==> run a <==
// cordic
module cordic #(
    parameter data_width = 16,
    parameter iterations = 15
    )(
    input clk,
    input reset_n,
    input logic signed [data_width-1:0] angle,
    input logic signed [data_width-1:0] x_i,
    input logic signed [data_width-1:0] y_i,
    output logic signed [data_width-1:0] cos,
    output logic signed [data_width-1:0] sin,
    input valid_in,
    output logic valid_out
    );
    logic signed [data_width-1:0] atan_table [0:iterations-1];
    assign atan_table[0]  = 'd12867;   
    assign atan_table[1]  = 'd7596;    
    assign atan_table[2]  = 'd4013;    
    assign atan_table[3]  = 'd2037;    
    assign atan_table[4]  = 'd1021;    
    assign atan_table[5]  = 'd511;     
    assign atan_table[6]  = 'd256;     
    assign atan_table[7]  = 'd128;     
    assign atan_table[8]  = 'd64;      
    assign atan_table[9]  = 'd32;      
    assign atan_table[10] = 'd16;      
    assign atan_table[11] = 'd8;       
    assign atan_table[12] = 'd4;       
    assign atan_table[13] = 'd2;       
    assign atan_table[14] = 'd1;       
    logic signed [data_width-1:0] x [0:iterations], y [0:iterations], z [0:iterations];
    logic [$clog2(iterations)-1:0] iteration;
    logic valid_pipe [0:iterations];
    always_ff @(posedge clk or negedge reset_n) begin
        if (!reset_n) begin
            x[0] <= 0;
            y[0] <= 0;
            z[0] <= 0;
            valid_pipe[0] <= 0;
        end else if (valid_in) begin
            case (angle[15:14])
                2'b00: begin
  ...
Settings: LEC_CHECK=0, CAP_MARGIN=20, CELL_PAD_IN_SITES_GLOBAL_PLACEMENT=3, CORE_ASPECT_RATIO=0.85, CORE_MARGIN=2, CORE_UTILIZATION=54, CTS_CLUSTER_DIAMETER=198, GPL_TIMING_DRIVEN=1, HOLD_SLACK_MARGIN=0.06, MAX_ROUTING_LAYER=met5, MIN_ROUTING_LAYER=met2, PLACE_DENSITY=0.78, SETUP_SLACK_MARGIN=0.59, SLEW_MARGIN=15, TNS_END_PERCENT=85; clock period 2.45 ns.
run.sh (not shown) runs the stock make flow with config.mk's settings and CLKGATE_MAP_FILE=.
==> run b (differences from run a) <==
==> flow/config.mk (replaced) <==
export PLATFORM = sky130hd
export DESIGN_NAME = cordic
export DESIGN_NICKNAME = cordic
export VERILOG_FILES = /design/flow/design.v
export SDC_FILE = /design/flow/constraint.sdc
export NUM_CORES = 4
export LEC_CHECK = 0
export CAP_MARGIN = 20
export CORE_MARGIN = 2
export CORE_UTILIZATION = 71
export CTS_CLUSTER_SIZE = 14
export SLEW_MARGIN = 20
==> flow/constraint.sdc (replaced) <==
create_clock -name core_clock -period 2.58 [get_ports {clk}]
set_input_delay 0.5160 -clock core_clock [delete_from_list [all_inputs] [get_ports {clk}]]
set_output_delay 0.5160 -clock core_clock [all_outputs]
set_load 0.01 [all_outputs]
==> run c (differences from run a) <==
==> flow/config.mk (replaced) <==
export PLATFORM = sky130hd
export DESIGN_NAME = cordic
export DESIGN_NICKNAME = cordic
export VERILOG_FILES = /design/flow/design.v
export SDC_FILE = /design/flow/constraint.sdc
export NUM_CORES = 4
export LEC_CHECK = 0
export ABC_AREA = 1
export CAP_MARGIN = 20
export CORE_MARGIN = 2
export CORE_UTILIZATION = 71
export CTS_CLUSTER_DIAMETER = 232
export PLACE_DENSITY_LB_ADDON = 0.01
export SLEW_MARGIN = 20
==> flow/constraint.sdc (replaced) <==
create_clock -name core_clock -period 2.57 [get_ports {clk}]
set_input_delay 0.5140 -clock core_clock [delete_from_list [all_inputs] [get_ports {clk}]]
set_output_delay 0.5140 -clock core_clock [all_outputs]
set_load 0.01 [all_outputs]
==> qor summary <==
                                                                         run b                      run c                         run a
Most common cell in the synthesized netlist                            dfrtp_1                    nand2_1                       dfrtp_1
Global placer's final weighted congestion                                0.955                       1.02                             -
Total cells reported by yosys after synthesis                             6641                       9366                          6641
Mux contribution to synthesized area                                     9.11%                         0%                         9.11%
Standard-cell row count                                                    107                        111                           113
Die Area                                                             88200 um2                  94200 um2                    116000 um2
XOR-XNOR Cells, Area Fraction                                            10.5%                      5.97%                         10.5%
Mapped Avg Cell Area                                                  9.17 um2                   6.95 um2                      9.17 um2
Tally of unique sky130hd cells used after synthesis                         87                         49                            87
Syn nets                                                                  7447                      10200                          7447
Post-synthesis sequential area ratio                                     30.6%                      28.6%                         30.6%
I/O Buffers                                                                 83                         83                             -
Placed Instance Area                                                 75900 um2                  73100 um2                             -
Chip width                                                              297 um                     307 um                        368 um
Worst slack, placed                                                    -776 ps                    -373 ps                             -
Detail Placement HPWL                                                144000 um                  151000 um                             -
Post-Synth AOI/OAI Area                                                  19.3%                      14.9%                         19.3%
Run status                                           aborted with a tool error  aborted with a tool error     aborted with a tool error
Failing step                                              clock tree synthesis             global routing  global placement without I/O
I/O pin cnt                                                                 84                         84                             -
Std-Cell Core Area                                                   85100 um2                  91200 um2                    112000 um2
Cell total after placement                                                9171                      11300                             -
DIE HEIGHT                                                              297 um                     307 um                        314 um
Chip area line of the yosys report                                   60900 um2                  65100 um2                     60900 um2
Post-synthesis instance total                                             6641                       9366                          6641
